`design/flow/config.mk`:
```
export PLATFORM = sky130hd
export DESIGN_NAME = MatrixMultUnit
export DESIGN_NICKNAME = MatrixMultUnit
export VERILOG_FILES = /design/flow/design.v
export SDC_FILE = /design/flow/constraint.sdc
export NUM_CORES = 4
export LEC_CHECK = 0
export ABC_AREA = 1
export CAP_MARGIN = 20
export CORE_MARGIN = 2
export CORE_UTILIZATION = 72
export CTS_CLUSTER_DIAMETER = 344
export CTS_CLUSTER_SIZE = 97
export SETUP_SLACK_MARGIN = 3.14
export SLEW_MARGIN = 20
export TNS_END_PERCENT = 5
```
`design/flow/constraint.sdc`:
```
create_clock -name core_clock -period 10.5 [get_ports {clk}]
set_input_delay 2.1000 -clock core_clock [delete_from_list [all_inputs] [get_ports {clk}]]
set_output_delay 2.1000 -clock core_clock [all_outputs]
set_load 0.01 [all_outputs]
```
`design/flow/design.v`:
```
module MatrixMultUnit(
  input wire reset_n                      ,  
  input wire clk                          ,
  input wire dut_valid                    , 
  output wire dut_ready                   ,
  output wire                           dut__tb__sram_input_write_enable  ,
  output wire [16-1 : 0     ]   dut__tb__sram_input_write_address ,
  output wire [32-1 : 0     ]   dut__tb__sram_input_write_data    ,
  output reg  [16-1 : 0     ]   dut__tb__sram_input_read_address  , 
  input  wire [32-1 : 0     ]   tb__dut__sram_input_read_data     ,     
  output wire                           dut__tb__sram_weight_write_enable  ,
  output wire [16-1 : 0     ]   dut__tb__sram_weight_write_address ,
  output wire [32-1 : 0     ]   dut__tb__sram_weight_write_data    ,
  output reg  [16-1 : 0     ]   dut__tb__sram_weight_read_address  , 
  input  wire [32-1 : 0     ]   tb__dut__sram_weight_read_data     ,     
  output wire                           dut__tb__sram_result_write_enable  ,
  output reg  [16-1 : 0     ]   dut__tb__sram_result_write_address ,
  output wire [32-1 : 0     ]   dut__tb__sram_result_write_data    ,
  output reg  [16-1 : 0     ]   dut__tb__sram_result_read_address  , 
  input  wire [32-1 : 0     ]   tb__dut__sram_result_read_data     ,    
  output wire                           dut__tb__sram_scratchpad_write_enable  ,
  output reg  [16-1 : 0     ]   dut__tb__sram_scratchpad_write_address ,
  output wire [32-1 : 0     ]   dut__tb__sram_scratchpad_write_data    ,
  output reg  [16-1 : 0     ]   dut__tb__sram_scratchpad_read_address  , 
  input  wire [32-1 : 0     ]   tb__dut__sram_scratchpad_read_data  
);
parameter one_address_offset = 12'h1;
parameter idle_state = 4'd0;
parameter get_dimension_state = 4'd1;
parameter accumulating_state = 4'd2;
parameter writing_state = 4'd3;
parameter next_multiplication_setup_state = 4'd4;
parameter setup_multiplication_2_state = 4'd5;
parameter setup_multiplication_3_state = 4'd6;
parameter setup_multiplication_4_state = 4'd7;
parameter setup_multiplication_5_state = 4'd8;
wire my_clock; 
assign my_clock = clk; 
reg [3:0] next_state, current_state;
reg  [32-1 : 0     ]  input_data;
reg  [32-1 : 0     ]  weight_data;
reg  [32-1 : 0     ]  accumulated_result; 
wire [32-1 : 0     ]  mac_result_z;
reg [16-1 : 0     ] input_read_address_next;
reg [16-1 : 0     ] weight_read_address_next;
reg [16-1 : 0     ] result_write_address_next;
reg [16-1 : 0     ] scratchpad_write_address_next;
reg [16-1 : 0     ] next_input_matrix_first_address;
reg [16-1 : 0     ] next_weight_matrix_first_address;
reg [16-1 : 0     ] first_element_of_calculated_input_row_address;
reg [16-1 : 0     ] last_element_of_calculated_input_row_address;
reg [16-1 : 0     ] first_element_of_calculated_weight_matrix_address;
reg [16-1 : 0     ] last_element_of_calculated_weight_matrix_address;
reg [7:0] counter_total_element_in_result_matrix; 
reg [7:0] counter_go_write; 
reg [2:0] counter_next_step;
reg [1:0] counter_3_cycle;
reg [7:0] number_of_input_rows, number_of_input_cols;
reg [7:0] number_of_weight_rows, number_of_weight_cols;
assign dut__tb__sram_input_write_enable = 0;
assign dut__tb__sram_weight_write_enable = 0;
assign dut__tb__sram_input_write_address = 0;
assign dut__tb__sram_input_write_data = 0;
assign dut__tb__sram_weight_write_address = 0;
assign dut__tb__sram_weight_write_data = 0;
always @(posedge clk or negedge reset_n)begin
  if(!reset_n)
    input_read_address_next <= 0;
  else if(current_state == idle_state)
    input_read_address_next <= dut_valid ? one_address_offset : 0;
  else if(dut_valid == 1)
    input_read_address_next <= input_read_address_next + one_address_offset; 
  else if(current_state == idle_state)
    input_read_address_next <= 0;
  else if(current_state == get_dimension_state)
    input_read_address_next <= input_read_address_next + one_address_offset;
  else if((counter_next_step == 6) && (weight_read_address_next == last_element_of_calculated_weight_matrix_address + number_of_weight_cols)) 
    input_read_address_next <= last_element_of_calculated_input_row_address + one_address_offset; 
  else if((counter_next_step == 6) && (weight_read_address_next > last_element_of_calculated_weight_matrix_address))
    input_read_address_next <= first_element_of_calculated_input_row_address; 
  else if((weight_read_address_next == last_element_of_calculated_weight_matrix_address + one_address_offset) && ((current_state == accumulating_state) || (current_state == writing_state) || (current_state == get_dimension_state) || (current_state == setup_multiplication_2_state) || (current_state == setup_multiplication_3_state) || (current_state == setup_multiplication_4_state) || (current_state == setup_multiplication_5_state)))
    input_read_address_next <= last_element_of_calculated_input_row_address + one_address_offset; 
  else if((input_read_address_next == last_element_of_calculated_input_row_address + one_address_offset) && ((current_state == accumulating_state) || (current_state == writing_state) || (current_state == get_dimension_state) || (current_state == setup_multiplication_2_state) || (current_state == setup_multiplication_3_state) || (current_state == setup_multiplication_4_state) || (current_state == setup_multiplication_5_state)))
    input_read_address_next <= first_element_of_calculated_input_row_address; 
  else if((current_state == accumulating_state) || (current_state == writing_state))
    input_read_address_next <= input_read_address_next + one_address_offset;
  else if((current_state == next_multiplication_setup_state) && (counter_next_step == 2))
    input_read_address_next <= next_input_matrix_first_address;
  else if((current_state == next_multiplication_setup_state) && (counter_next_step == 3))
    input_read_address_next <= next_input_matrix_first_address;
  else if((current_state == next_multiplication_setup_state) && (counter_next_step == 4))
    input_read_address_next <= next_input_matrix_first_address;
  else if((current_state == next_multiplication_setup_state) && (counter_next_step == 5))
    input_read_address_next <= next_input_matrix_first_address;
  else 
    input_read_address_next <= input_read_address_next + one_address_offset;
end
always @(posedge clk or negedge reset_n) begin
  if(!reset_n)
    dut__tb__sram_input_read_address <= 0; 
  else if((current_state == idle_state) || (next_state == idle_state))
    dut__tb__sram_input_read_address <= 0; 
  else if(counter_next_step <= 4)
    dut__tb__sram_input_read_address <= input_read_address_next;
end
always @(posedge clk or negedge reset_n) begin
  if(!reset_n)
    dut__tb__sram_result_read_address <= 0;
  else if(current_state == idle_state)
    dut__tb__sram_result_read_address <= 0;
  else if(counter_next_step > 4)
    dut__tb__sram_result_read_address <= input_read_address_next; 
end
always @(posedge clk or negedge reset_n)begin
  if(!reset_n)
    weight_read_address_next <= 0; 
  else if(current_state == idle_state)
    weight_read_address_next <= dut_valid ? one_address_offset : 0;
  else if(dut_valid == 1)
    weight_read_address_next <= weight_read_address_next + one_address_offset;
  else if(current_state == idle_state)
    weight_read_address_next <= 0;
  else if(current_state == get_dimension_state)
    weight_read_address_next <= weight_read_address_next + one_address_offset;
  else if((counter_next_step == 6) && (weight_read_address_next == last_element_of_calculated_weight_matrix_address + number_of_weight_cols) && ((current_state == accumulating_state) || (current_state == writing_state) || (current_state == get_dimension_state) || (current_state == setup_multiplication_2_state) || (current_state == setup_multiplication_3_state) || (current_state == setup_multiplication_4_state) || (current_state == setup_multiplication_5_state)))
    weight_read_address_next <= first_element_of_calculated_weight_matrix_address;
  else if((counter_next_step == 6) && (weight_read_address_next > last_element_of_calculated_weight_matrix_address) && ((current_state == accumulating_state) || (current_state == writing_state) || (current_state == get_dimension_state) || (current_state == setup_multiplication_2_state) || (current_state == setup_multiplication_3_state) || (current_state == setup_multiplication_4_state) || (current_state == setup_multiplication_5_state)))
    weight_read_address_next <= weight_read_address_next - number_of_input_rows*(number_of_weight_cols) + one_address_offset;  
  else if(counter_next_step == 6) 
    weight_read_address_next <= weight_read_address_next + number_of_weight_cols;  
  else if((counter_next_step < 6) && (weight_read_address_next == last_element_of_calculated_weight_matrix_address + one_address_offset) && (input_read_address_next == last_element_of_calculated_input_row_address + one_address_offset)) 
    weight_read_address_next <= first_element_of_calculated_weight_matrix_address; 
  else if(input_read_address_next == last_element_of_calculated_input_row_address + one_address_offset)
    weight_read_address_next <= weight_read_address_next; 
  else if((current_state == next_multiplication_setup_state) && (counter_next_step == 2))
    weight_read_address_next <= next_weight_matrix_first_address;
  else if((current_state == next_multiplication_setup_state) && (counter_next_step == 3))
    weight_read_address_next <= next_weight_matrix_first_address;
  else if((current_state == next_multiplication_setup_state) && (counter_next_step == 4))
    weight_read_address_next <= next_weight_matrix_first_address;
  else if((current_state == next_multiplication_setup_state) && (counter_next_step == 5))
    weight_read_address_next <= next_weight_matrix_first_address;
  else 
    weight_read_address_next <= weight_read_address_next + one_address_offset;
end
always @(posedge clk or negedge reset_n) begin
  if(!reset_n)
    dut__tb__sram_weight_read_address <= 0; 
  else if((current_state == idle_state) || (next_state == idle_state))
    dut__tb__sram_weight_read_address <= 0; 
  else if(counter_next_step <= 4)
    dut__tb__sram_weight_read_address <= weight_read_address_next;
end
always @(posedge clk or negedge reset_n) begin
  if(!reset_n)
    dut__tb__sram_scratchpad_read_address <= 0;
  else if(current_state == idle_state)
    dut__tb__sram_scratchpad_read_address <= 0; 
  else if(counter_next_step > 4)
    dut__tb__sram_scratchpad_read_address <= weight_read_address_next; 
end
always @(posedge clk or negedge reset_n) begin
  if(!reset_n)
    result_write_address_next <= 0;
  else if(current_state == idle_state)
    result_write_address_next <= 0;
  else if(current_state == writing_state)
    result_write_address_next <= result_write_address_next + one_address_offset;
  else 
    result_write_address_next <= result_write_address_next;
end
always @(posedge clk or negedge reset_n) 
begin
    if (!reset_n) 
      dut__tb__sram_result_write_address <= 0;         
    else if(current_state == idle_state)
      dut__tb__sram_result_write_address <= 0; 
    else
      dut__tb__sram_result_write_address <= result_write_address_next;           
end
always @(posedge clk or negedge reset_n)begin
  if(!reset_n)
      scratchpad_write_address_next <= 0;            
  else if(current_state == idle_state)
      scratchpad_write_address_next <= 0;  
  else if(current_state == writing_state)
      scratchpad_write_address_next <= scratchpad_write_address_next + one_address_offset; 
  else 
      scratchpad_write_address_next <= scratchpad_write_address_next; 
end
always @(posedge clk or negedge reset_n)begin
  if (!reset_n) 
    dut__tb__sram_scratchpad_write_address <= 0;         
  else if(current_state == idle_state)
    dut__tb__sram_scratchpad_write_address <= 0;
  else
    dut__tb__sram_scratchpad_write_address <= scratchpad_write_address_next;           
end
always @(posedge clk or negedge reset_n) begin
  if(!reset_n)  
    first_element_of_calculated_input_row_address <= 0;
  else if(current_state == idle_state)
    first_element_of_calculated_input_row_address <= 0;
  else if(current_state == get_dimension_state) 
    first_element_of_calculated_input_row_address <= 1;
  else if((counter_next_step == 6) && (weight_read_address_next == last_element_of_calculated_weight_matrix_address + number_of_weight_cols))  
    first_element_of_calculated_input_row_address <= first_element_of_calculated_input_row_address + number_of_input_rows;
  else if((counter_next_step == 5) && (weight_read_address_next == last_element_of_calculated_weight_matrix_address + one_address_offset))
    first_element_of_calculated_input_row_address <= first_element_of_calculated_input_row_address + number_of_weight_cols;
  else if((counter_next_step < 5) && (weight_read_address_next == last_element_of_calculated_weight_matrix_address + one_address_offset))
    first_element_of_calculated_input_row_address <= first_element_of_calculated_input_row_address + number_of_input_cols;
  else if((current_state == next_multiplication_setup_state) && (counter_next_step == 2))
    first_element_of_calculated_input_row_address <= 1;
  else if((current_state == next_multiplication_setup_state) && (counter_next_step == 3))
    first_element_of_calculated_input_row_address <= 1;
  else if((current_state == next_multiplication_setup_state) && (counter_next_step == 4))
    first_element_of_calculated_input_row_address <= 0;
  else if((current_state == next_multiplication_setup_state) && (counter_next_step == 5))
    first_element_of_calculated_input_row_address <= 3*(number_of_input_rows * number_of_weight_cols);  
  else 
    first_element_of_calculated_input_row_address <= first_element_of_calculated_input_row_address;
end
always @(posedge clk or negedge reset_n) begin
  if(!reset_n)
    last_element_of_calculated_input_row_address <= 0;
  else if(current_state == idle_state)
    last_element_of_calculated_input_row_address <= 0;
  else if(current_state == get_dimension_state)
    last_element_of_calculated_input_row_address <= input_data[15:0];
  else if((counter_next_step == 6) && (weight_read_address_next == last_element_of_calculated_weight_matrix_address + number_of_weight_cols) && (input_read_address_next == last_element_of_calculated_input_row_address + one_address_offset))
    last_element_of_calculated_input_row_address <= last_element_of_calculated_input_row_address + number_of_input_rows; 
  else if((counter_next_step == 5) && (weight_read_address_next == last_element_of_calculated_weight_matrix_address + one_address_offset) && (input_read_address_next == last_element_of_calculated_input_row_address + one_address_offset))
    last_element_of_calculated_input_row_address <= last_element_of_calculated_input_row_address + number_of_weight_cols;
  else if((counter_next_step < 5) && (weight_read_address_next == last_element_of_calculated_weight_matrix_address + one_address_offset) && (input_read_address_next == last_element_of_calculated_input_row_address + one_address_offset))
    last_element_of_calculated_input_row_address <= last_element_of_calculated_input_row_address + number_of_input_cols;
  else if((current_state == next_multiplication_setup_state) && (counter_next_step == 2))
    last_element_of_calculated_input_row_address <= number_of_input_cols;
  else if((current_state == next_multiplication_setup_state) && (counter_next_step == 3))
    last_element_of_calculated_input_row_address <= number_of_input_cols; 
  else if((current_state == next_multiplication_setup_state) && (counter_next_step == 4))
    last_element_of_calculated_input_row_address <= number_of_weight_cols - 1;
  else if((current_state == next_multiplication_setup_state) && (counter_next_step == 5))
    last_element_of_calculated_input_row_address <=  (3*(number_of_input_rows * number_of_weight_cols)) + number_of_input_rows - 1;  
  else 
    last_element_of_calculated_input_row_address <= last_element_of_calculated_input_row_address;
end
always @(posedge clk or negedge reset_n) begin
  if(!reset_n)
    first_element_of_calculated_weight_matrix_address <= 0;
  else if(current_state == idle_state)
    first_element_of_calculated_weight_matrix_address <= 0;
  else if(current_state == get_dimension_state)
    first_element_of_calculated_weight_matrix_address <= 1;  
  else if((current_state == next_multiplication_setup_state) && (counter_next_step == 2))
    first_element_of_calculated_weight_matrix_address <= first_element_of_calculated_weight_matrix_address + number_of_weight_rows * number_of_weight_cols;  
  else if((current_state == next_multiplication_setup_state) && (counter_next_step == 3))
    first_element_of_calculated_weight_matrix_address <= first_element_of_calculated_weight_matrix_address + number_of_weight_rows * number_of_weight_cols;  
  else if((current_state == next_multiplication_setup_state) && (counter_next_step == 4))
    first_element_of_calculated_weight_matrix_address <= number_of_input_rows * number_of_weight_cols;  
  else if((current_state == next_multiplication_setup_state) && (counter_next_step == 5))
    first_element_of_calculated_weight_matrix_address <= first_element_of_calculated_weight_matrix_address + (number_of_input_rows * number_of_weight_cols);  
  else
    first_element_of_calculated_weight_matrix_address <= first_element_of_calculated_weight_matrix_address;
end
always @(posedge clk or negedge reset_n) begin
  if(!reset_n)
    last_element_of_calculated_weight_matrix_address <= 0;
  else if(current_state == idle_state)
    last_element_of_calculated_weight_matrix_address <= 0;
  else if(current_state == get_dimension_state)
    last_element_of_calculated_weight_matrix_address <= number_of_weight_rows * number_of_weight_cols;  
  else if((current_state == next_multiplication_setup_state) && (counter_next_step == 2))
    last_element_of_calculated_weight_matrix_address <= last_element_of_calculated_weight_matrix_address + number_of_weight_rows * number_of_weight_cols;  
  else if((current_state == next_multiplication_setup_state) && (counter_next_step == 3))
    last_element_of_calculated_weight_matrix_address <= last_element_of_calculated_weight_matrix_address + number_of_weight_rows * number_of_weight_cols;  
  else if((current_state == next_multiplication_setup_state) && (counter_next_step == 4))
    last_element_of_calculated_weight_matrix_address <= 2 * number_of_input_rows * number_of_weight_cols - 1;  
  else if((current_state == next_multiplication_setup_state) && (counter_next_step == 5))
    last_element_of_calculated_weight_matrix_address <= last_element_of_calculated_weight_matrix_address + (number_of_input_rows * number_of_weight_cols);  
  else
    last_element_of_calculated_weight_matrix_address <= last_element_of_calculated_weight_matrix_address;
end
always @(posedge clk or negedge reset_n)
begin
  if(!reset_n) 
    next_input_matrix_first_address <= 0;
  else if(current_state == idle_state)
    next_input_matrix_first_address <= 0;
  else if(current_state == get_dimension_state)
    next_input_matrix_first_address <= 1; 
  else if((current_state == next_multiplication_setup_state) && (counter_next_step == 2))
    next_input_matrix_first_address <= 1; 
  else if((current_state == next_multiplication_setup_state) && (counter_next_step == 3))
    next_input_matrix_first_address <= 0; 
  else if((current_state == next_multiplication_setup_state) && (counter_next_step == 4))
    next_input_matrix_first_address <= 3*(number_of_input_rows * number_of_weight_cols);  
  else 
    next_input_matrix_first_address <= next_input_matrix_first_address;
end
always @(posedge clk or negedge reset_n)begin
  if(!reset_n)
    next_weight_matrix_first_address <= 0;
  else if(current_state == idle_state)
    next_weight_matrix_first_address <= 0;
  else if(current_state == get_dimension_state)
    next_weight_matrix_first_address <= number_of_weight_rows * number_of_weight_cols + 1;  
  else if((current_state == next_multiplication_setup_state) && ((counter_next_step == 2)))
    next_weight_matrix_first_address <= next_weight_matrix_first_address + (number_of_weight_rows * number_of_weight_cols);  
  else if((current_state == next_multiplication_setup_state) && (counter_next_step == 3))
    next_weight_matrix_first_address <= number_of_input_rows * number_of_weight_cols;  
  else if((current_state == next_multiplication_setup_state) && (counter_next_step == 4))
    next_weight_matrix_first_address <= 2 * number_of_input_rows * number_of_weight_cols;  
  else 
    next_weight_matrix_first_address <= next_weight_matrix_first_address;
end
always @(posedge clk or negedge reset_n) 
begin
    if(!reset_n)begin
      number_of_input_rows <= 0;
      number_of_input_cols <= 0;
      number_of_weight_rows <= 0;
      number_of_weight_cols <= 0;
    end else if(current_state == idle_state)begin
      number_of_input_rows <= 0;
      number_of_input_cols <= 0;
      number_of_weight_rows <= 0;
      number_of_weight_cols <= 0;
    end else if(current_state == get_dimension_state)   begin
      number_of_input_rows <= input_data[31:16];  
      number_of_input_cols <= input_data[15:0];
      number_of_weight_rows <= weight_data[31:16];
      number_of_weight_cols <= weight_data[15:0];
    end else begin
      number_of_input_rows <= number_of_input_rows;
      number_of_input_cols <= number_of_input_cols;
      number_of_weight_rows <= number_of_weight_rows;
      number_of_weight_cols <= number_of_weight_cols;
    end        
end
always @(posedge clk or negedge reset_n)begin
  if(!reset_n)
    counter_go_write <= 0;
  else if(current_state == idle_state)
    counter_go_write <= 0; 
  else if(current_state == get_dimension_state)
    counter_go_write <= input_data[15:0] - 1;  
  else if(current_state == accumulating_state) 
    counter_go_write <= counter_go_write - 1;
  else if((current_state == writing_state) && (counter_next_step == 6))
    counter_go_write <= number_of_input_rows - 1; 
  else if((current_state == writing_state) && (counter_next_step == 5)) 
    counter_go_write <= number_of_weight_cols - 1;  
  else if((current_state == writing_state) && (counter_next_step < 5))
    counter_go_write <= number_of_input_cols - 1;
  else if(current_state == setup_multiplication_2_state)
    counter_go_write <= number_of_input_cols - 1;
  else if(current_state == setup_multiplication_3_state)
    counter_go_write <= number_of_input_cols - 1;
  else if(current_state == setup_multiplication_4_state)
    counter_go_write <= number_of_weight_cols - 1;  
  else if(current_state == setup_multiplication_5_state)
    counter_go_write <= number_of_input_rows - 1;  
  else 
    counter_go_write <= counter_go_write; 
end
always @(posedge clk or negedge reset_n) 
begin
  if(!reset_n)
    counter_total_element_in_result_matrix <= 0;
  else if (current_state == idle_state)
    counter_total_element_in_result_matrix <= 0;     
  else if (current_state == get_dimension_state)
    counter_total_element_in_result_matrix <= (input_data[31:16] * weight_data[15:0]) - 1; 
  else if (current_state == writing_state) 
    counter_total_element_in_result_matrix <= counter_total_element_in_result_matrix - 1;
  else if (current_state == setup_multiplication_2_state) 
    counter_total_element_in_result_matrix <= (number_of_input_rows * number_of_weight_cols) - 1;
  else if (current_state == setup_multiplication_3_state) 
    counter_total_element_in_result_matrix <= (number_of_input_rows * number_of_weight_cols) - 1;
  else if (current_state == setup_multiplication_4_state) 
    counter_total_element_in_result_matrix <= (number_of_input_rows * number_of_input_rows) - 1;   
  else if (current_state == setup_multiplication_5_state) 
    counter_total_element_in_result_matrix <= (number_of_input_rows * number_of_weight_cols) - 1; 
  else 
    counter_total_element_in_result_matrix <= counter_total_element_in_result_matrix;  
end
always @(posedge clk or negedge reset_n) begin
  if(!reset_n)begin
    counter_next_step <= 0;
  end else if(current_state == idle_state) begin
    counter_next_step <= 2;
  end else if(current_state == next_multiplication_setup_state)begin
    counter_next_step <= counter_next_step + 1;
  end else
    counter_next_step <= counter_next_step;
end
always @(posedge clk or negedge reset_n)begin
  if(!reset_n)
    counter_3_cycle <= 0;
  else if(current_state == idle_state) 
    counter_3_cycle <= 2;
  else if (current_state == get_dimension_state)
    counter_3_cycle <= counter_3_cycle - 1;
  else if(current_state == setup_multiplication_2_state) 
    counter_3_cycle <= counter_3_cycle - 1;
  else if(current_state == setup_multiplication_3_state) 
    counter_3_cycle <= counter_3_cycle - 1;
  else if(current_state == setup_multiplication_4_state) 
    counter_3_cycle <= counter_3_cycle - 1;
  else if(current_state == setup_multiplication_5_state) 
    counter_3_cycle <= counter_3_cycle - 1;
  else 
    counter_3_cycle <= 2;
end
always @(posedge clk or negedge reset_n) 
begin
    if(!reset_n)begin
      input_data <= 0;      
      weight_data <= 0;        
    end else if(current_state == idle_state)begin
      input_data <= 0;      
      weight_data <= 0;  
    end else if(counter_next_step <= 4)begin 
      input_data <= tb__dut__sram_input_read_data;      
      weight_data <= tb__dut__sram_weight_read_data;
    end else begin 
      input_data <= tb__dut__sram_result_read_data;      
      weight_data <= tb__dut__sram_scratchpad_read_data;
    end 
end
interger_accumulated_matrix_multiplication u1( 
  .input_data(input_data),   
  .weight_data(weight_data),  
  .accumulated_result_data(accumulated_result),
  .result_data(mac_result_z)
);
always @(posedge clk or negedge reset_n)begin
  if(!reset_n)
    accumulated_result <= 0;
  else if (current_state == idle_state)
    accumulated_result <= 0;
  else if((current_state == accumulating_state))
    accumulated_result <= mac_result_z;
  else if(current_state == writing_state)
    accumulated_result <= 0;
  else if(current_state == next_multiplication_setup_state)
    accumulated_result <= 0;
  else if(current_state == setup_multiplication_2_state)
    accumulated_result <= 0;
  else if(current_state == setup_multiplication_3_state)
    accumulated_result <= 0;
  else if(current_state == setup_multiplication_4_state)
    accumulated_result <= 0;
  else if(current_state == setup_multiplication_5_state)
    accumulated_result <= 0;
  else 
    accumulated_result <= accumulated_result;
end
assign dut__tb__sram_result_write_data = accumulated_result;
assign dut__tb__sram_result_write_enable = (current_state == writing_state) ? 1 : 0;
assign dut__tb__sram_scratchpad_write_data = accumulated_result;
assign dut__tb__sram_scratchpad_write_enable = (current_state == writing_state) ? 1 : 0;
always @(posedge clk or negedge reset_n) begin
  if(!reset_n)
    current_state <= 0;
  else 
    current_state <= next_state;
end
always @(*) begin
  case (current_state)
    idle_state:begin
      if (dut_valid == 1)  
        next_state = get_dimension_state;
      else  
        next_state = idle_state;
    end
    get_dimension_state:begin
      if(counter_3_cycle != 0)
        next_state = get_dimension_state;
      else 
        next_state = accumulating_state;
    end
    accumulating_state: begin 
      if(counter_go_write == 0)
        next_state = writing_state;
      else 
        next_state = accumulating_state;
    end
    writing_state:begin
      if(counter_total_element_in_result_matrix != 0) 
        next_state = accumulating_state;
      else 
        next_state = next_multiplication_setup_state;
    end
    next_multiplication_setup_state:begin
      if(counter_next_step == 2)
        next_state = setup_multiplication_2_state;
      else if(counter_next_step == 3)
        next_state = setup_multiplication_3_state;
      else if(counter_next_step == 4)
        next_state = setup_multiplication_4_state;
      else if(counter_next_step == 5)
        next_state = setup_multiplication_5_state;
      else if(counter_next_step == 6)
        next_state = idle_state; 
      else 
        next_state = next_multiplication_setup_state;
    end
    setup_multiplication_2_state:begin
      if(counter_3_cycle == 0) 
        next_state = accumulating_state;
      else  
        next_state = setup_multiplication_2_state;
    end
    setup_multiplication_3_state:begin
      if(counter_3_cycle == 0) 
        next_state = accumulating_state;
      else  
        next_state = setup_multiplication_3_state;
    end
    setup_multiplication_4_state:begin
      if(counter_3_cycle == 0) 
        next_state = accumulating_state;
      else  
        next_state = setup_multiplication_4_state;
    end
    setup_multiplication_5_state:begin
      if(counter_3_cycle == 0) 
        next_state = accumulating_state;
      else  
        next_state = setup_multiplication_5_state;
    end
    default: next_state = idle_state;
  endcase
end
assign dut_ready = (current_state == idle_state) ? 1:0;
endmodule
module interger_accumulated_matrix_multiplication ( 
  input wire [32-1  : 0] input_data,
  input wire [32-1  : 0] weight_data,
  input wire [32-1 : 0] accumulated_result_data,
  output wire [32-1 : 0] result_data
);
  assign result_data = (input_data * weight_data) + accumulated_result_data;
endmodule
```
`design/flow/run.sh`:
```
#!/bin/bash
# the make line also repeats each setting of config.mk as NAME=value (left out here)
make -C /OpenROAD-flow-scripts/flow DESIGN_CONFIG=/design/flow/config.mk WORK_HOME=/design/flow/orfs CLKGATE_MAP_FILE= finish
```
==> results of run 1 <==
-- repair_timing --
action | 4_1_cts
hold buffers | 0
hold endpoints to repair | 0
cloned | 0
gates resized | 43
buffers inserted | 3
setup endpoints to repair | 20
-- per-stage QoR --
| step | utilization |
|---|---|
| after floorplan | - |
| after global placement | 0.760 |
| after detailed placement | 0.760 |
| after CTS | 0.765 |
==> summary.txt, run 1 <==
run metrics: Max-area cell share 0.192, Die Span X 288 um, post-synthesis cell type count 73, Post-synth seq share 0.179, Stopped at global routing (5_1_grt), YS chip area approximately 58,000 um2, CTS H-tree depth 1, # port buffers 293, placed insts 9,172, post-place setup slack 2.24 ns, Avg Cell Area, Syn 7.15 um2, Post-synth EDFFs 0, Max Buffers Root-to-Sink 3, Die ar. 82,700 um2, Yosys top cell by instances nand2_1, Post-Syn Area slightly below 60,000 um2, row count ~100, outcome aborted with a tool error, Basic Gates by Area 0.227, Top logic family adder cells, number of synthesized register bits 414, gpl congestion 1.09, TritonCTS Sinks about 410, Synth Flop Type dfrtp_1, # Cells Yosys 8,101, cts bufs inserted 8, Core Density at Floorplan 0.724, dpl hpwl 167,000 um, core area 80,000 um2, post-synth top area cell fa_1, Ports 392, adder share 0.294, Area contributors post-synth fa_1 (19%), dfrtp_1 (18%), nand2_1 (13%), ha_1 (10%), inv_1 (9.8%), Die Y-Extent ~290 um, top post-synthesis cells by count nand2_1 (2,026), inv_1 (1,507), fa_1 (555), clk root buf clkbuf_16, Mux area share 0, yosys warns 1, Compound Share, Synth 0.118, ys async rst share 1.00, placed inst area 60,800 um2, Post-Syn Instances 8,101, XORs/XNORs by Area 0.0445
==> inputs of run 2 (changes only) <==
Settings changed: CORE_UTILIZATION 72 to 71, CTS_CLUSTER_DIAMETER 344 to 358, CTS_CLUSTER_SIZE 97 to 90, GPL_ROUTABILITY_DRIVEN set to 1, MAX_ROUTING_LAYER set to met4, PLACE_DENSITY set to 0.62, SETUP_SLACK_MARGIN 3.14 to -0.33, TNS_END_PERCENT 5 to 100.
Clock period 10.5 ns to 5.97 ns, I/O delays scaled along.
==> run 2 against run 1 <==
The run again fails in global routing (5_1_grt); synthesized cell count stayed put; area after synthesis stayed put; die size is 1.4% higher.
==> summary.txt, run 2 <==
run metrics: outcome aborted with a tool error (unchanged), Stopped at global routing (5_1_grt) (unchanged), first error message [ERROR GRT-0232] Routing congestion too high. Check the congestion heatmap in the GUI., Die ar. 83,900 um2 (was 82,700 um2), Post-synth EDFFs 0 (unchanged), grt ovf 966, Max-area cell share 0.192 (unchanged), top post-synthesis cells by count nand2_1 (2,026), inv_1 (1,507), fa_1 (555) (unchanged), Top logic family adder cells (unchanged), row count 104 (unchanged), TritonCTS Sinks 414 (unchanged), CTS H-tree depth 1 (unchanged), dpl hpwl 171,000 um (was 167,000 um), ys async rst share 1.00 (unchanged), Max Buffers Root-to-Sink 3 (unchanged), Synth Flop Type dfrtp_1 (unchanged), Compound Share, Synth 0.118 (unchanged), YS chip area 57,900 um2 (unchanged), cts bufs inserted 8 (unchanged), Die Y-Extent 290 um (was 288 um), total track usage 0.862, Post-Syn Instances 8,101 (unchanged), Ports 392 (unchanged), Basic Gates by Area 0.227 (unchanged), number of synthesized register bits 414 (unchanged), adder share 0.294 (unchanged), XORs/XNORs by Area 0.0445 (unchanged), Area contributors post-synth fa_1 (19%), dfrtp_1 (18%), nand2_1 (13%), ha_1 (10%), inv_1 (9.8%) (unchanged), Yosys top cell by instances nand2_1 (unchanged), # Cells Yosys 8,101 (unchanged), # port buffers 293 (unchanged), Avg Cell Area, Syn 7.15 um2 (unchanged), Die Span X 290 um (was 288 um), Post-Syn Area 57,900 um2 (unchanged), post-synth top area cell fa_1 (unchanged), Mux area share 0 (unchanged), post-synthesis cell type count 73 (unchanged), Post-synth seq share 0.179 (unchanged), core area 80,700 um2 (was 80,000 um2), yosys warns 1 (unchanged), gpl congestion 1.12 (was 1.09), Core Density at Floorplan 0.718 (was 0.724), clk root buf clkbuf_16 (unchanged)
==> run 2: what timing repair did <==
| action | 4_1_cts |
|---|---|
| setup buffers | 44 |
| gates cloned | 2 |
| pin swaps | 118 |
| endpoints found under the setup margin | 37 |
| gates resized | 246 |
| hold buffers | 0 |
==> run 2: routing by layer <==
layer / GRT usage / GRT overflow
met1: 0.852 / 110
met2: 0.973 / 495
met3: 0.746 / 102
met4: 0.837 / 259
met5: - / -
==> run 2: per-stage QoR <==
stage / area, um2 / worst slack, ns / instances
after CTS: 67300 / -0.812 / 9794
after detailed placement: 65800 / -0.985 / 9740
after global placement: 65800 / -0.628 / 9740
after floorplan: 58700 / -0.362 / 8198
==> inputs of run 3 (changes only) <==
Settings changed: ABC_AREA 1 to not set, CELL_PAD_IN_SITES_GLOBAL_PLACEMENT set to 3, CORE_MARGIN 2 to 4, CORE_UTILIZATION 71 to 49, CTS_CLUSTER_DIAMETER 358 to 218, CTS_CLUSTER_SIZE 90 to not set, GPL_ROUTABILITY_DRIVEN 1 to not set, GPL_TIMING_DRIVEN set to 1, MAX_ROUTING_LAYER met4 to met5, PLACE_DENSITY 0.62 to not set, SETUP_SLACK_MARGIN -0.33 to 1.39, TNS_END_PERCENT 100 to not set.
Clock period 5.97 ns to 7.03 ns, I/O delays scaled along.
==> run 3 against run 2 <==
The flow stops in global placement without I/O (3_1_place_gp_skip_io); die size increased by 41%; area after synthesis decreased by 4.2%; synthesized cell count decreased by 18%.
==> summary.txt, run 3 <==
run metrics: adder share 0.307 (was 0.294), Mux area share 0.0119 (was 0), Basic Gates by Area 0.172 (was 0.227), post-synthesis cell type count 95 (was 73), Area contributors post-synth fa_1 (20%), dfrtp_1 (19%), ha_1 (11%), nand2_1 (6.8%), inv_1 (5.4%) (was fa_1 (19%), dfrtp_1 (18%), nand2_1 (13%), ha_1 (10%), inv_1 (9.8%)), Die ar. 119,000 um2 (was 83,900 um2), # Cells Yosys 6,670 (was 8,101), Die Y-Extent 344 um (was 290 um), Synth Flop Type dfrtp_1 (unchanged), Core Density at Floorplan 0.493 (was 0.718), first error message [ERROR GPL-0301] Utilization 105.185 % exceeds 100%. (was [ERROR GRT-0232] Routing congestion too high. Check the congestion heatmap in the GUI.), XORs/XNORs by Area 0.0759 (was 0.0445), Max-area cell share 0.200 (was 0.192), row count 123 (was 104), Post-synth seq share 0.187 (was 0.179), Avg Cell Area, Syn 8.32 um2 (was 7.15 um2), number of synthesized register bits 414 (unchanged), top post-synthesis cells by count nand2_1 (1,012), inv_1 (798), fa_1 (555) (was nand2_1 (2,026), inv_1 (1,507), fa_1 (555)), post-synth top area cell fa_1 (unchanged), outcome aborted with a tool error (unchanged), Compound Share, Synth 0.149 (was 0.118), core area 112,000 um2 (was 80,700 um2), Post-synth EDFFs 0 (unchanged), Post-Syn Area 55,500 um2 (was 57,900 um2), Post-Syn Instances 6,670 (was 8,101), ys async rst share 1.00 (unchanged), Yosys top cell by instances nand2_1 (unchanged), Top logic family adder cells (unchanged), YS chip area 55,500 um2 (was 57,900 um2), yosys warns 1 (unchanged), Die Span X 344 um (was 290 um), Stopped at global placement without I/O (3_1_place_gp_skip_io) (was global routing (5_1_grt))
==> inputs of run 4 (changes only) <==
Settings changed: ABC_AREA set to 1, CELL_PAD_IN_SITES_GLOBAL_PLACEMENT 3 to not set, CORE_MARGIN 4 to 2, CORE_UTILIZATION 49 to 45, CTS_CLUSTER_DIAMETER 218 to 61, CTS_CLUSTER_SIZE set to 78, GPL_ROUTABILITY_DRIVEN set to 1, GPL_TIMING_DRIVEN 1 to not set, MAX_ROUTING_LAYER met5 to met4, SETUP_SLACK_MARGIN 1.39 to not set, TNS_END_PERCENT set to 70.
Clock period 7.03 ns to 11.2 ns, I/O delays scaled along.
==> run 4 against run 3 <==
The run now finishes clean; die size rose by 11%; synthesized cell count rose by 21%; area after synthesis rose by 4.4%.
==> summary.txt, run 4 <==
impl run done, here's what came out: Largest stage delay, worst path between 0.8 and 0.9 ns, critical path launch point number_of_input_rows[1], maximum clock frequency 0.122 GHz, Max-area cell share 0.192 (was 0.200), final setup TNS 0 ns, first-pass GRT wire length roughly 340,000 um, # port buffers 293, cts bufs inserted 58, CP dominant cell by count nand2_1, Final Hold Viols 0, DRT Wirelength 222,000 um, FF/Latch Area 10,400 um2, DRT antenna net count 0, Initial DRT Pass Iterations 8, Hold Path Depth 1, Log Warnings 46, CTS clk-pin slew, worst paths 0.08 ns, Die Span X 363 um (was 344 um), min cycle time layout 8.17 ns, Final Cycle Share 0.729, TritonCTS Sinks a little over 400, outcome finished clean (was aborted with a tool error), Die Y-Extent 363 um (was 344 um), # Cells Yosys 8,101 (was 6,670), Pins Over Slew Limit 0, Clock Skews 0.0340 ns, Top logic family adder cells (unchanged), CP endpoint kind register, fill cell total of the finished layout ~13,000, Compound Share, Synth 0.118 (was 0.149), Final Setup Violations 0, Late-Pin Clk Latency 0.71 ns, worst-path maximum fanout 21, worst r2r dst last_element_of_calculated_input_row_address[15], Ports approximately 390, Worst Hold End counter_3_cycle[0], placed inst area around 62,000 um2, Die ar. 132,000 um2 (was 119,000 um2), Max Buffers Root-to-Sink 3, Design Area, Final roughly 64,000 um2, TritonCTS clock tree built, Gate Area 40,000 um2, crit path DAT 8.77 ns, YS chip area 57,900 um2 (was 55,500 um2), vias in the first global route approximately 54,000, Slew @ Worst Pin 1.12 ns, ys async rst share 1.00 (unchanged), Final nets 9,352, total track usage 0.347, Basic Gates by Area 0.227 (was 0.172), WS Path Type reg2reg, average wire per standard cell 22.4 um, Post-Syn Instances 8,101 (was 6,670), post-synth top area cell fa_1 (unchanged), Worst path slowest cell dfrtp_1, Worst R2R Path Depth 43, CTS H-tree depth 2, startpoint types register, RSZ-0062 raised after global routing false, Post-Syn Area 57,900 um2 (was 55,500 um2), row count 131 (was 123), vias per cell 5.51, Max Cap Viol 0, area grow syn2layout 10.6%, Avg Cell Area, Syn 7.15 um2 (was 8.32 um2), min-delay src counter_3_cycle[0], post-synthesis cell type count 73 (was 95), Post-CTS Setup Inserts 0, Worst setup endpoint last_element_of_calculated_input_row_address[15], cts repair resizes 0, Yosys top cell by instances nand2_1 (unchanged), XORs/XNORs by Area 0.0445 (was 0.0759), CTS Hold Buffers Added 0, Core Density at Floorplan 0.454 (was 0.493), dpl hpwl 173,000 um, worst r2r src number_of_input_rows[1], Synth Flop Type dfrtp_1 (unchanged), pin count of the biggest net entering global routing 71, drt initial violations 4,808, data required time of the worst path 11.80 ns, Mux area share 0 (was 0.0119), Area contributors post-synth fa_1 (19%), dfrtp_1 (18%), nand2_1 (13%), ha_1 (10%), inv_1 (9.8%) (was fa_1 (20%), dfrtp_1 (19%), ha_1 (11%), nand2_1 (6.8%), inv_1 (5.4%)), top post-synthesis cells by count nand2_1 (2,026), inv_1 (1,507), fa_1 (555) (was nand2_1 (1,012), inv_1 (798), fa_1 (555)), reg2reg setup slack 3.03 ns, Top Family by Delay on Critical Path adder cells, core area 128,000 um2 (was 112,000 um2), final core utilization 0.502, Vias approximately 55,000, Crit path depth 43, Slew headroom 0.250, antenna violations before repair 11, Post-synth EDFFs 0 (unchanged), gpl congestion 1.02, yosys warns 1 (unchanged), clk root buf clkbuf_16, Post-synth seq share 0.179 (was 0.187), Min-Delay Path Class reg2reg, drt drc 0, worst path bufs/invs 8, number of synthesized register bits 414 (unchanged), grt ovf 0, adder share 0.294 (was 0.307)
[run 4: final cells by class]
type	count	share of cell area
well taps	1662	0.0325
clock inverters	51	0.0129
multi-input cells	5812	0.624
repair buffers	382	0.0563
inverters	1524	0.0893
flip-flops and latches	414	0.162
clock buffers	59	0.0227
diodes	11	0.000430
[run 4: metrics by stage]
stage | std cells | worst slack, ns | hold WS, ns
final | 9915 | 3.03 | 0.431
after CTS | 9904 | 3.03 | 0.436
after floorplan | 8198 | 4.06 | 0.408
after global routing | 9912 | 2.36 | 0.449
after global placement | 9794 | 3.12 | 0.425
after detailed placement | 9794 | 3.06 | 0.424
[run 4: routing by layer]
layer	global-route usage	vias to the layer above	wire, um
met4	0.133	0	9720
met5	-	-	0
met3	0.0441	493	16100
met2	0.552	2232	103000
met1	0.450	26558	93800
li1	-	25312	-
==> inputs of run 5 (changes only) <==
Settings changed: CELL_PAD_IN_SITES_DETAIL_PLACEMENT set to 2, CORE_MARGIN 2 to 6, CORE_UTILIZATION 45 to 57, CTS_CLUSTER_DIAMETER 61 to 45, GPL_TIMING_DRIVEN set to 0, MAX_ROUTING_LAYER met4 to met5, MIN_ROUTING_LAYER set to met2, SETUP_SLACK_MARGIN set to 0.31, TNS_END_PERCENT 70 to 65.
Clock period 11.2 ns to 9.67 ns, I/O delays scaled along.
==> run 5 against run 4 <==
The run now fails in detailed placement (3_5_place_dp); synthesized cell count unchanged; die size decreased by 17%; area after synthesis unchanged.
==> summary.txt, run 5 <==
run metrics: Area contributors post-synth fa_1 (19%), dfrtp_1 (18%), nand2_1 (13%), ha_1 (10%), inv_1 (9.8%) (unchanged), YS chip area 57,900 um2 (unchanged), Stopped at detailed placement (3_5_place_dp), Synth Flop Type dfrtp_1 (unchanged), Basic Gates by Area 0.227 (unchanged), Top logic family adder cells (unchanged), Compound Share, Synth 0.118 (unchanged), first error message [ERROR DPL-0033] detailed placement checks failed during check placement., adder share 0.294 (unchanged), Post-Syn Area 57,900 um2 (unchanged), row count 116 (was 131), Mux area share 0 (unchanged), outcome aborted with a tool error (was finished clean), # Cells Yosys 8,101 (unchanged), Yosys top cell by instances nand2_1 (unchanged), core area 100,000 um2 (was 128,000 um2), post-synth top area cell fa_1 (unchanged), Die Y-Extent 331 um (was 363 um), Core Density at Floorplan 0.577 (was 0.454), XORs/XNORs by Area 0.0445 (unchanged), number of synthesized register bits 414 (unchanged), Die Span X 331 um (was 363 um), ys async rst share 1.00 (unchanged), yosys warns 1 (unchanged), Ports 392 (unchanged), Max-area cell share 0.192 (unchanged), post-synthesis cell type count 73 (unchanged), gpl congestion 1.17 (was 1.02), Die ar. 109,000 um2 (was 132,000 um2), Avg Cell Area, Syn 7.15 um2 (unchanged), Post-Syn Instances 8,101 (unchanged), Post-synth EDFFs 0 (unchanged), # port buffers 293 (unchanged), top post-synthesis cells by count nand2_1 (2,026), inv_1 (1,507), fa_1 (555) (unchanged), Post-synth seq share 0.179 (unchanged)
[run 5: per-stage QoR]
step	setup slack, ns	instances	instance area [um2]
2_1_floorplan	2.53	8198	58300
3_3_place_gp	-12.60	9848	62900
==> inputs of run 6 (changes only) <==
Settings changed: CELL_PAD_IN_SITES_DETAIL_PLACEMENT 2 to not set, CORE_MARGIN 6 to 2, CORE_UTILIZATION 57 to 68, CTS_CLUSTER_DIAMETER 45 to 303, CTS_CLUSTER_SIZE 78 to 34, GPL_ROUTABILITY_DRIVEN 1 to not set, GPL_TIMING_DRIVEN 0 to not set, HOLD_SLACK_MARGIN set to 0.29, MAX_ROUTING_LAYER met5 to not set, MIN_ROUTING_LAYER met2 to not set, SETUP_SLACK_MARGIN 0.31 to not set, TNS_END_PERCENT 65 to not set.
Clock period 9.67 ns to 5.51 ns, I/O delays scaled along.
==> run 6 against run 5 <==
Synthesized cell count did not move; die size fell by 20%; the run fails in global routing (5_1_grt); area after synthesis is the same.
==> summary.txt, run 6 <==
run metrics: Max Buffers Root-to-Sink 3, XORs/XNORs by Area 0.0445 (unchanged), Die Y-Extent 296 um (was 331 um), Area contributors post-synth fa_1 (19%), dfrtp_1 (18%), nand2_1 (13%), ha_1 (10%), inv_1 (9.8%) (unchanged), CTS Hold Buffers Added 0, CTS H-tree depth 1, outcome aborted with a tool error (unchanged), adder share 0.294 (unchanged), Post-synth seq share 0.179 (unchanged), Avg Cell Area, Syn 7.15 um2 (unchanged), Die ar. 87,500 um2 (was 109,000 um2), Die Span X 296 um (was 331 um), gpl congestion 1.09 (was 1.17), YS chip area 57,900 um2 (unchanged), Mux area share 0 (unchanged), top post-synthesis cells by count nand2_1 (2,026), inv_1 (1,507), fa_1 (555) (unchanged), Stopped at global routing (5_1_grt) (was detailed placement (3_5_place_dp)), row count 107 (was 116), Ports 392 (unchanged), post-synth top area cell fa_1 (unchanged), Basic Gates by Area 0.227 (unchanged), # port buffers 293 (unchanged), grt ovf 833, yosys warns 1 (unchanged), Synth Flop Type dfrtp_1 (unchanged), Post-Syn Instances 8,101 (unchanged), Compound Share, Synth 0.118 (unchanged), Top logic family adder cells (unchanged), core area 84,700 um2 (was 100,000 um2), dpl hpwl 174,000 um, post-synthesis cell type count 73 (unchanged), number of synthesized register bits 414 (unchanged), Yosys top cell by instances nand2_1 (unchanged), Core Density at Floorplan 0.684 (was 0.577), # Cells Yosys 8,101 (unchanged), Max-area cell share 0.192 (unchanged), cts bufs inserted 16, Post-synth EDFFs 0 (unchanged), clk root buf clkbuf_16, ys async rst share 1.00 (unchanged), first error message [ERROR GRT-0232] Routing congestion too high. Check the congestion heatmap in the GUI. (was [ERROR DPL-0033] detailed placement checks failed during check placement.), Post-Syn Area 57,900 um2 (unchanged), TritonCTS Sinks 414, total track usage 0.815
[run 6: what timing repair did]
item                                   4_1_cts
pin swaps                                  271
setup endpoints to repair                   72
endpoints found under the hold margin        0
setup buffers                              139
gates resized                              479
[run 6: through the flow]
stage / setup TNS, ns / util / instances / setup slack (ns) / instance area, um2
after global placement: -32.74 / 0.793 / 9865 / -0.934 / 67200
after detailed placement: -45.31 / 0.793 / 9865 / -1.17 / 67200
after floorplan: -9.16 / - / 8198 / -0.836 / 60100
after CTS: -32.08 / 0.831 / 10012 / -1.06 / 70400
[run 6: routing by layer]
layer,GRT overflow,GRT usage
met1,52,0.825
met4,212,0.775
met5,6,0.491
met3,81,0.692
met2,482,0.948
==> inputs of run 7 (changes only) <==
Settings changed: CAP_MARGIN 20 to 40, CORE_ASPECT_RATIO set to 1.47, CORE_UTILIZATION 68 to 72, CTS_CLUSTER_DIAMETER 303 to 344, CTS_CLUSTER_SIZE 34 to 97, HOLD_SLACK_MARGIN 0.29 to not set, PLACE_DENSITY set to 0.37, TNS_END_PERCENT set to 5.
Clock period 5.51 ns to 7.54 ns, I/O delays scaled along.
==> run 7 against run 6 <==
The flow again stops in global routing (5_1_grt); area after synthesis stayed put; die size decreased by 5.4%; synthesized cell count did not move.
==> summary.txt, run 7 <==
run metrics: outcome aborted with a tool error (unchanged), Stopped at global routing (5_1_grt) (unchanged), Core Density at Floorplan 0.725 (was 0.684), Yosys top cell by instances nand2_1 (unchanged), TritonCTS Sinks 414 (unchanged), number of synthesized register bits 414 (unchanged), CTS H-tree depth 1 (unchanged), adder share 0.294 (unchanged), dpl hpwl 171,000 um (was 174,000 um), Post-synth EDFFs 0 (unchanged), Avg Cell Area, Syn 7.15 um2 (unchanged), Max-area cell share 0.192 (unchanged), post-synthesis cell type count 73 (unchanged), placed insts 9,214 (was 9,865), Die ar. 82,800 um2 (was 87,500 um2), Post-Syn Instances 8,101 (unchanged), cts bufs inserted 8 (was 16), Die Y-Extent 348 um (was 296 um), placed inst area 61,500 um2 (was 67,200 um2), Max Buffers Root-to-Sink 3 (unchanged), Post-Syn Area 57,900 um2 (unchanged), Top logic family adder cells (unchanged), Compound Share, Synth 0.118 (unchanged), XORs/XNORs by Area 0.0445 (unchanged), Die Span X 238 um (was 296 um), Post-CTS Setup Inserts 0 (was 139), Mux area share 0 (unchanged), post-place setup slack -0.120 ns (was -1.17 ns), Area contributors post-synth fa_1 (19%), dfrtp_1 (18%), nand2_1 (13%), ha_1 (10%), inv_1 (9.8%) (unchanged), Post-synth seq share 0.179 (unchanged), # port buffers 293 (unchanged), gpl congestion 1.06 (was 1.09), yosys warns 1 (unchanged), Basic Gates by Area 0.227 (unchanged), core area 79,900 um2 (was 84,700 um2), clk root buf clkbuf_16 (unchanged), ys async rst share 1.00 (unchanged), # Cells Yosys 8,101 (unchanged), Ports 392 (unchanged), post-synth top area cell fa_1 (unchanged), Synth Flop Type dfrtp_1 (unchanged), YS chip area 57,900 um2 (unchanged), row count 126 (was 107), top post-synthesis cells by count nand2_1 (2,026), inv_1 (1,507), fa_1 (555) (unchanged)
## run 7: timing repair
item / in CTS
hold buffers: 0
hold endpoints to repair: 0
resized: 14
setup endpoints to repair: 6
## run 7: metrics by stage
step	setup TNS, ns	utilization
after floorplan	0	-
after detailed placement	-0.120	0.770
after CTS	0	0.774
after global placement	0	0.768
==> inputs of run 8 (changes only) <==
Settings changed: CAP_MARGIN 40 to 20, CORE_ASPECT_RATIO 1.47 to not set, CORE_UTILIZATION 72 to 69, CTS_CLUSTER_DIAMETER 344 to 396, CTS_CLUSTER_SIZE 97 to 41, GPL_ROUTABILITY_DRIVEN set to 1, MAX_ROUTING_LAYER set to met4, PLACE_DENSITY 0.37 to 0.62, SETUP_SLACK_MARGIN set to -0.33, TNS_END_PERCENT 5 to 100.
Clock period 7.54 ns to 6.2 ns, I/O delays scaled along.
==> run 8 against run 7 <==
The run again fails in global routing (5_1_grt); die size is 4.2% higher; synthesized cell count stayed put; area after synthesis stayed put.
==> summary.txt, run 8 <==
run metrics: top post-synthesis cells by count nand2_1 (2,026), inv_1 (1,507), fa_1 (555) (unchanged), # port buffers 293 (unchanged), TritonCTS Sinks 414 (unchanged), first error message [ERROR GRT-0232] Routing congestion too high. Check the congestion heatmap in the GUI., Ports 392 (unchanged), Yosys top cell by instances nand2_1 (unchanged), Post-synth seq share 0.179 (unchanged), Mux area share 0 (unchanged), number of synthesized register bits 414 (unchanged), gpl congestion 1.10 (was 1.06), Die Y-Extent 294 um (was 348 um), YS chip area 57,900 um2 (unchanged), Die ar. 86,300 um2 (was 82,800 um2), Post-synth EDFFs 0 (unchanged), Post-Syn Instances 8,101 (unchanged), post-synthesis cell type count 73 (unchanged), Stopped at global routing (5_1_grt) (unchanged), CTS H-tree depth 1 (unchanged), cts bufs inserted 14 (was 8), post-place setup slack -0.850 ns (was -0.120 ns), Top logic family adder cells (unchanged), grt ovf 170, outcome aborted with a tool error (unchanged), Max Buffers Root-to-Sink 3 (unchanged), Post-Syn Area 57,900 um2 (unchanged), Basic Gates by Area 0.227 (unchanged), row count 106 (was 126), yosys warns 1 (unchanged), core area 83,400 um2 (was 79,900 um2), Avg Cell Area, Syn 7.15 um2 (unchanged), adder share 0.294 (unchanged), Area contributors post-synth fa_1 (19%), dfrtp_1 (18%), nand2_1 (13%), ha_1 (10%), inv_1 (9.8%) (unchanged), XORs/XNORs by Area 0.0445 (unchanged), clk root buf clkbuf_16 (unchanged), dpl hpwl 175,000 um (was 171,000 um), Max-area cell share 0.192 (unchanged), total track usage 0.749, ys async rst share 1.00 (unchanged), post-synth top area cell fa_1 (unchanged), Die Span X 294 um (was 238 um), # Cells Yosys 8,101 (unchanged), Compound Share, Synth 0.118 (unchanged), Synth Flop Type dfrtp_1 (unchanged), Core Density at Floorplan 0.694 (was 0.725)
==> run 8: stage by stage <==
step                instances  utilization  setup TNS [ns]  instance area [um2]
floorplan                8198            -           -2.99                58400
global placement         9677        0.780           -7.88                65100
detailed placement       9677        0.780          -14.86                65100
CTS                      9721        0.793          -10.45                66100
==> run 8: metal layers <==
layer,GRT usage,overflow
met4,0.699,74
met2,0.901,73
met5,-,-
met3,0.562,19
met1,0.762,4
==> run 8: timing repair <==
action | CTS
hold buffers | 0
gates resized | 122
pin swaps | 53
setup buffers | 27
endpoints found under the setup margin | 21
hold endpoints to repair | 0
==> inputs of run 9 (changes only) <==
Settings changed: CORE_UTILIZATION 69 to 57, CTS_CLUSTER_DIAMETER 396 to 61, CTS_CLUSTER_SIZE 41 to not set, PLACE_DENSITY 0.62 to not set, PLACE_DENSITY_LB_ADDON set to 0.14, SETUP_SLACK_MARGIN -0.33 to not set.
Clock period 6.2 ns to 11.2 ns, I/O delays scaled along.
==> run 9 against run 8 <==
Now clean on timing, DRC and antenna; area after synthesis is the same; synthesized cell count is the same; die size grew 21%.
==> summary.txt, run 9 <==
impl run done, here's what came out: Post-CTS Setup Inserts 0 (was 27), Max Cap Viol 0, post-synth top area cell fa_1 (unchanged), placed insts 9,477 (was 9,677), Log Warnings 52, drt initial violations 5,759, Worst Hold End counter_3_cycle[0], post-place setup slack 2.78 ns (was -0.850 ns), cts bufs inserted 61 (was 14), fin cells 9,602, vias per cell between 5 and 6, Pins Over Slew Limit 0, Initial DRT Pass Iterations 6, Hold Path Depth 1, reg2reg setup slack about 2.7 ns, pin count of the biggest net entering global routing 144, row count 116 (was 106), Avg Cell Area, Syn 7.15 um2 (unchanged), top post-synthesis cells by count nand2_1 (2,026), inv_1 (1,507), fa_1 (555) (unchanged), Final Cycle Share 0.762, TritonCTS clock tree built, Max Buffers Root-to-Sink 3 (unchanged), post-synthesis cell type count 73 (unchanged), ys async rst share 1.00 (unchanged), critical path launch point number_of_weight_cols[2], Final Setup Violations 0, crit path DAT between 9 and 10 ns, Post-Syn Area 57,900 um2 (unchanged), worst r2r dst last_element_of_calculated_input_row_address[12], Synth Flop Type dfrtp_1 (unchanged), yosys warns 1 (unchanged), Worst path slowest cell dfrtp_1, DRT antenna net count 0, average wire per standard cell between 20 and 25 um, core area 100,000 um2 (was 83,400 um2), Ports 392 (unchanged), YS chip area 57,900 um2 (unchanged), antenna violations before repair 10, RSZ-0062 raised after global routing false, Vias 55,588, Min-Delay Path Class reg2reg, Yosys top cell by instances nand2_1 (unchanged), Crit path depth 40, min cycle time layout 8.53 ns, Compound Share, Synth 0.118 (unchanged), Post-synth seq share 0.179 (unchanged), worst r2r src number_of_weight_cols[2], clk root buf clkbuf_16 (unchanged), Final nets 9,343, Worst setup endpoint last_element_of_calculated_input_row_address[12], Slew @ Worst Pin between 1 and 1.5 ns, Design Area, Final 63,400 um2, TritonCTS Sinks 414 (unchanged), Slew headroom 0.232, maximum clock frequency 0.117 GHz, Max-area cell share 0.192 (unchanged), startpoint types register, Top Family by Delay on Critical Path adder cells, DRT Wirelength 210,000 um, Post-Syn Instances 8,101 (unchanged), outcome finished clean (was aborted with a tool error), vias in the first global route 54,972, Die Span X 323 um (was 294 um), total track usage 0.417, CTS Hold Buffers Added 0 (unchanged), # port buffers 293 (unchanged), Basic Gates by Area 0.227 (unchanged), Clock Skews 0.0299 ns, Post-synth EDFFs 0 (unchanged), gpl congestion 1.05 (was 1.10), Worst R2R Path Depth 40, Die Y-Extent 323 um (was 294 um), area grow syn2layout 9.52%, final setup TNS 0 ns, CTS H-tree depth 2 (was 1), XORs/XNORs by Area 0.0445 (unchanged), number of synthesized register bits 414 (unchanged), CP endpoint kind register, Mux area share 0 (unchanged), min-delay src counter_3_cycle[0], Late-Pin Clk Latency 0.72 ns, worst-path maximum fanout 12, Core Density at Floorplan 0.577 (was 0.694), first-pass GRT wire length ~320,000 um, WS Path Type reg2reg, Final Hold Viols 0, # Cells Yosys 8,101 (unchanged), grt ovf 0, CTS clk-pin slew, worst paths roughly 0.060 ns, data required time of the worst path 11.81 ns, adder share 0.294 (unchanged), final setup margin around 2.7 ns, worst path bufs/invs 8, CP dominant cell by count nand2_1, dpl hpwl 162,000 um (was 175,000 um), Area contributors post-synth fa_1 (19%), dfrtp_1 (18%), nand2_1 (13%), ha_1 (10%), inv_1 (9.8%) (unchanged), cts repair resizes 0 (was 122), Die ar. 104,000 um2 (was 86,300 um2), Top logic family adder cells (unchanged), Largest stage delay, worst path 0.71 ns, placed inst area 61,300 um2 (was 65,100 um2), drt drc 0
[run 9: layer usage]
layer,vias up,wire [um],GRT usage,part of all wire
met5,-,0,-,0
met4,0,12900,0.221,0.061
met3,733,20200,0.0748,0.096
met2,2931,94900,0.642,0.45
met1,26657,82300,0.524,0.39
li1,25267,-,-,-
[run 9: layout make-up]
cell class	count	area (um2)
clock inverter	42	462
antenna	9	22.5
fill	9205	37000
inverter	1524	5720
sequential	414	10400
timing repair buffer	370	3540
multi-input combinational	5812	40000
clock buffer	74	1650
tap	1357	1700
[run 9: stage by stage]
step,utilization,hold WS (ns)
2_1_floorplan,-,0.408
3_3_place_gp,0.610,0.424
3_5_place_dp,0.610,0.448
4_1_cts,0.631,0.462
5_1_grt,0.632,0.491
6_report,0.632,0.469
==> inputs of run 10 (changes only) <==
Settings changed: CAP_MARGIN 20 to 5, CORE_UTILIZATION 57 to 72, PLACE_DENSITY set to 0.67, PLACE_DENSITY_LB_ADDON 0.14 to not set.
Clock period 11.2 ns to 7.05 ns, I/O delays scaled along.
==> run 10 against run 9 <==
The run now fails in global routing (5_1_grt); area after synthesis stayed put; die size down 21%; synthesized cell count stayed put.
==> summary.txt, run 10 <==
run metrics: TritonCTS Sinks 414 (unchanged), Post-Syn Instances 8,101 (unchanged), Stopped at global routing (5_1_grt), dpl hpwl 169,000 um (was 162,000 um), top post-synthesis cells by count nand2_1 (2,026), inv_1 (1,507), fa_1 (555) (unchanged), Max Buffers Root-to-Sink 3 (unchanged), clk root buf clkbuf_16 (unchanged), placed inst area 61,900 um2 (was 61,300 um2), CTS Hold Buffers Added 0 (unchanged), Ports 392 (unchanged), Basic Gates by Area 0.227 (unchanged), post-synthesis cell type count 73 (unchanged), yosys warns 1 (unchanged), # Cells Yosys 8,101 (unchanged), first error message [ERROR GRT-0116] Global routing finished with congestion. Check the congestion regions in the DRC Viewer., grt ovf 83, Avg Cell Area, Syn 7.15 um2 (unchanged), XORs/XNORs by Area 0.0445 (unchanged), YS chip area 57,900 um2 (unchanged), Die Y-Extent 288 um (was 323 um), Max-area cell share 0.192 (unchanged), adder share 0.294 (unchanged), post-place setup slack -0.0576 ns (was 2.78 ns), Core Density at Floorplan 0.724 (was 0.577), Die Span X 288 um (was 323 um), post-synth top area cell fa_1 (unchanged), cts bufs inserted 54 (was 61), Area contributors post-synth fa_1 (19%), dfrtp_1 (18%), nand2_1 (13%), ha_1 (10%), inv_1 (9.8%) (unchanged), core area 80,000 um2 (was 100,000 um2), gpl congestion 1.09 (was 1.05), ys async rst share 1.00 (unchanged), Die ar. 82,700 um2 (was 104,000 um2), Mux area share 0 (unchanged), outcome aborted with a tool error (was finished clean), # port buffers 293 (unchanged), Top logic family adder cells (unchanged), Yosys top cell by instances nand2_1 (unchanged), Post-Syn Area 57,900 um2 (unchanged), Post-synth seq share 0.179 (unchanged), row count 104 (was 116), Post-synth EDFFs 0 (unchanged), total track usage 0.695, Synth Flop Type dfrtp_1 (unchanged), number of synthesized register bits 414 (unchanged), Compound Share, Synth 0.118 (unchanged), CTS H-tree depth 2 (unchanged)
run 10: per-stage QoR:
stage	hold slack (ns)	instances	utilization	TNS [ns]
4_1_cts	0.448	9386	0.798	0
3_5_place_dp	0.440	9285	0.774	-0.0576
3_3_place_gp	0.421	9285	0.774	0
2_1_floorplan	0.408	8198	-	0
run 10: timing repair:
action                     CTS
gates resized               21
setup endpoints to repair    9
pin swaps                    2
buffers inserted             3
run 10: per-layer routing:
| layer | GRT overflow | GRT usage |
|---|---|---|
| met2 | 37 | 0.892 |
| met3 | 10 | 0.441 |
| met5 | - | - |
| met1 | 5 | 0.722 |
| met4 | 31 | 0.616 |
==> inputs of run 11 (changes only) <==
Settings changed: ABC_AREA 1 to not set, CAP_MARGIN 5 to 20, CORE_ASPECT_RATIO set to 0.5, CTS_CLUSTER_DIAMETER 61 to 371, CTS_CLUSTER_SIZE set to 98, GPL_ROUTABILITY_DRIVEN 1 to not set, MAX_ROUTING_LAYER met4 to not set, PLACE_DENSITY 0.67 to not set, SETUP_SLACK_MARGIN set to -0.47, TNS_END_PERCENT 100 to 10.
Clock period 7.05 ns to 4.87 ns, I/O delays scaled along.
==> run 11 against run 10 <==
The flow again stops in global routing (5_1_grt); synthesized cell count fell by 18%; area after synthesis fell by 4.2%; die size fell by 4.0%.
==> summary.txt, run 11 <==
run metrics: CTS Hold Buffers Added 0 (unchanged), ys async rst share 1.00 (unchanged), first error message [ERROR GRT-0232] Routing congestion too high. Check the congestion heatmap in the GUI. (was [ERROR GRT-0116] Global routing finished with congestion. Check the congestion regions in the DRC Viewer.), placed insts 8,349 (was 9,285), yosys warns 1 (unchanged), top post-synthesis cells by count nand2_1 (1,012), inv_1 (798), fa_1 (555) (was nand2_1 (2,026), inv_1 (1,507), fa_1 (555)), Area contributors post-synth fa_1 (20%), dfrtp_1 (19%), ha_1 (11%), nand2_1 (6.8%), inv_1 (5.4%) (was fa_1 (19%), dfrtp_1 (18%), nand2_1 (13%), ha_1 (10%), inv_1 (9.8%)), Mux area share 0.0119 (was 0), XORs/XNORs by Area 0.0759 (was 0.0445), YS chip area 55,500 um2 (was 57,900 um2), total track usage 0.712, clk root buf clkbuf_16 (unchanged), # port buffers 293 (unchanged), Die Y-Extent 200 um (was 288 um), Compound Share, Synth 0.149 (was 0.118), grt ovf 47, adder share 0.307 (was 0.294), number of synthesized register bits 414 (unchanged), row count 71 (was 104), post-place setup slack -2.23 ns (was -0.0576 ns), CTS H-tree depth 1 (was 2), post-synth top area cell fa_1 (unchanged), Max-area cell share 0.200 (was 0.192), gpl congestion 1.07 (was 1.09), Die ar. 79,400 um2 (was 82,700 um2), dpl hpwl 163,000 um (was 169,000 um), Top logic family adder cells (unchanged), # Cells Yosys 6,670 (was 8,101), post-synthesis cell type count 95 (was 73), Die Span X 397 um (was 288 um), Avg Cell Area, Syn 8.32 um2 (was 7.15 um2), core area 75,700 um2 (was 80,000 um2), Post-synth EDFFs 0 (unchanged), Ports 392 (unchanged), Post-synth seq share 0.187 (was 0.179), outcome aborted with a tool error (unchanged), Basic Gates by Area 0.172 (was 0.227), Post-Syn Area 55,500 um2 (was 57,900 um2), TritonCTS Sinks 414 (unchanged), Max Buffers Root-to-Sink 3 (unchanged), Synth Flop Type dfrtp_1 (unchanged), Core Density at Floorplan 0.733 (was 0.724), cts bufs inserted 8 (was 54), Yosys top cell by instances nand2_1 (unchanged), Stopped at global routing (5_1_grt) (unchanged), Post-Syn Instances 6,670 (was 8,101)
## run 11: through the flow
step           area (um2)  setup TNS, ns  hold WS (ns)
2_1_floorplan       56600         -76.05         0.408
3_3_place_gp        64400        -102.89         0.423
4_1_cts             65600        -109.86         0.370
3_5_place_dp        64400        -120.68         0.431
## run 11: timing repair
item,4_1_cts
hold endpoints to repair,0
gates resized,188
pin swaps,128
buffers inserted,27
setup endpoints to repair,89
## run 11: routing by layer
metal  overflow  track usage
met1          1        0.742
met4         20        0.619
met5          0        0.371
met2         23        0.874
met3          3        0.560
